## Dmac_Top
module Dmac_Top (
    input  logic        clk,
    input  logic        rst,
    input  logic        write,
    input  logic        HSel,
    input  logic [1:0]  STrans,
    input  logic [31:0] HWData,
    input  logic [31:0] HAddr,
    input  logic [31:0] MRData,
    input  logic        HReady,
    input  logic [1:0]  M_HResp,
    output logic HReadyOut,
    output logic [1:0] S_HResp,
    input  logic [1:0]  DmacReq,      
    input  logic        Bus_Grant,   
    output logic [31:0] MAddress,
    output logic [31:0] MWData,
    output logic [3:0]  MBurst_Size,
    output logic        MWrite,
    output logic [1:0]  MTrans,
    output logic [3:0]  MWStrb,
    output logic        Bus_Req,
    output logic        Interrupt,
    output logic [1:0]  ReqAck
);
    logic con_sel, con_en, irq, con_new_sel, C_config;
    logic hold;
    logic channel_en_1, channel_en_2;
    Dmac_Main_Datapath datapath_inst (
        .clk            (clk),
        .rst            (rst),
        .write          (write),
        .HSel           (HSel),
        .STrans         (STrans),
        .channel_en_1   (channel_en_1),
        .channel_en_2   (channel_en_2),
        .HWData         (HWData),
        .HAddr          (HAddr),
        .MRData         (MRData),
        .HReady         (HReady),
        .M_HResp          (M_HResp),
        .con_en         (con_en),
        .con_sel        (con_sel),
        .C_config       (C_config),
        .irq            (irq),
        .con_new_sel    (con_new_sel),
        .MAddress       (MAddress),
        .MWData         (MWData),
        .MBurst_Size    (MBurst_Size),
        .MWrite         (MWrite),
        .MTrans         (MTrans),
        .MWStrb         (MWStrb)
    );
    Dmac_Main_Ctrl controller_inst (
        .clk            (clk),
        .rst            (rst),
        .DmacReq        (DmacReq),
        .con_new_sel    (con_new_sel),
        .irq            (irq),
        .Bus_Grant      (Bus_Grant),
        .C_config       (C_config),
        .con_sel        (con_sel),
        .HReadyOut      (HReadyOut),
        .S_HResp          (S_HResp),
  ...
clock: 4.77 ns
lec_check: 0
cap_margin: 20
core_margin: 3
core_utilization: 59
cts_cluster_diameter: 271
place_density_lb_addon: 0.01
setup_slack_margin: 0.69
slew_margin: 20
run.sh (not shown) runs the stock make flow with config.mk's settings and CLKGATE_MAP_FILE=.
==> next run, changes <==
Settings changed: CORE_MARGIN 3 to 2, CORE_UTILIZATION 59 to 72, CTS_CLUSTER_DIAMETER 271 to unset, PLACE_DENSITY set to 0.6, PLACE_DENSITY_LB_ADDON 0.01 to unset, SETUP_SLACK_MARGIN 0.69 to unset.
Clock period 4.77 ns to 5.09 ns, I/O delays scaled along.
With this change the flow produced a layout that fails on negative setup slack.
Combinational power came out lower by about 5%.
Worst hold slack stays flat.
Worst setup slack loses 0.058 ns.
Synthesized cell count does not change.
Area after synthesis stays the same.
Routed wire length came out higher by 17%.
Total power came out lower by 6.3%.
Cell area came out lower by 2.5%.
Die size came out lower by 19%.
Clock power came out lower by about 7%.

Dmac_Top again, from the RTL that the note above started with.
clock: 2.62 ns
lec_check: 0
cap_margin: 20
core_margin: 2
core_utilization: 57
cts_cluster_diameter: 271
place_density: 0.77
slew_margin: 20
The baseline finished but fails on negative setup slack.
Next try:
--- a/flow/config.mk
+++ b/flow/config.mk
@@ -10,3 +10,2 @@
-export CORE_UTILIZATION = 57
-export CTS_CLUSTER_DIAMETER = 271
-export PLACE_DENSITY = 0.77
+export CORE_UTILIZATION = 40
+export PLACE_DENSITY = 0.6
==> flow/constraint.sdc (replaced) <==
create_clock -name core_clock -period 10.1 [get_ports {clk}]
set_input_delay 2.0200 -clock core_clock [delete_from_list [all_inputs] [get_ports {clk}]]
set_output_delay 2.0200 -clock core_clock [all_outputs]
set_load 0.01 [all_outputs]
What happened: Now the flow finished clean. Area after synthesis stays the same. Core utilization drops by 26 points. Die area increases by about 40%. Final area goes down by about 9%. Routed wire length is lower by 18%. Worst setup slack improves by 3.4 ns. Clock-buffer cell count goes up by 16. Power shrinks by about 70%.
Next try:
--- a/flow/config.mk
+++ b/flow/config.mk
@@ -7,0 +8 @@
+export ABC_AREA = 1
@@ -10 +11 @@
-export CORE_UTILIZATION = 40
+export CORE_UTILIZATION = 71
==> flow/constraint.sdc (replaced) <==
create_clock -name core_clock -period 2.6 [get_ports {clk}]
set_input_delay 0.5200 -clock core_clock [delete_from_list [all_inputs] [get_ports {clk}]]
set_output_delay 0.5200 -clock core_clock [all_outputs]
set_load 0.01 [all_outputs]
Outcome: With this change the flow aborted during global routing; synthesized cell count is higher by 69%; area after synthesis is higher by 8.7%; die area falls by 38%.
Next try:
--- a/flow/config.mk
+++ b/flow/config.mk
@@ -8 +7,0 @@
-export ABC_AREA = 1
@@ -11 +10,2 @@
-export CORE_UTILIZATION = 71
+export CORE_UTILIZATION = 72
+export CTS_CLUSTER_DIAMETER = 370
==> flow/constraint.sdc (replaced) <==
create_clock -name core_clock -period 4.77 [get_ports {clk}]
set_input_delay 0.9540 -clock core_clock [delete_from_list [all_inputs] [get_ports {clk}]]
set_output_delay 0.9540 -clock core_clock [all_outputs]
set_load 0.01 [all_outputs]
Outcome: The changed run produced a layout that fails on negative setup slack. Synthesized cell count goes down by 41%. Die size goes down by 9.1%. Area after synthesis goes down by 8.0%.
Next try:
--- a/flow/config.mk
+++ b/flow/config.mk
@@ -10,2 +10 @@
-export CORE_UTILIZATION = 72
-export CTS_CLUSTER_DIAMETER = 370
+export CORE_UTILIZATION = 26
==> flow/constraint.sdc (replaced) <==
create_clock -name core_clock -period 14.6 [get_ports {clk}]
set_input_delay 2.9200 -clock core_clock [delete_from_list [all_inputs] [get_ports {clk}]]
set_output_delay 2.9200 -clock core_clock [all_outputs]
set_load 0.01 [all_outputs]
Result: The changed run completed without violations; hold slack gets worse by 0.042 ns; non-clock buffer count drops by 137; via count drops by 9.7%; area after synthesis does not change.
No activity file was given, so power comes from the tool's default toggle rates.
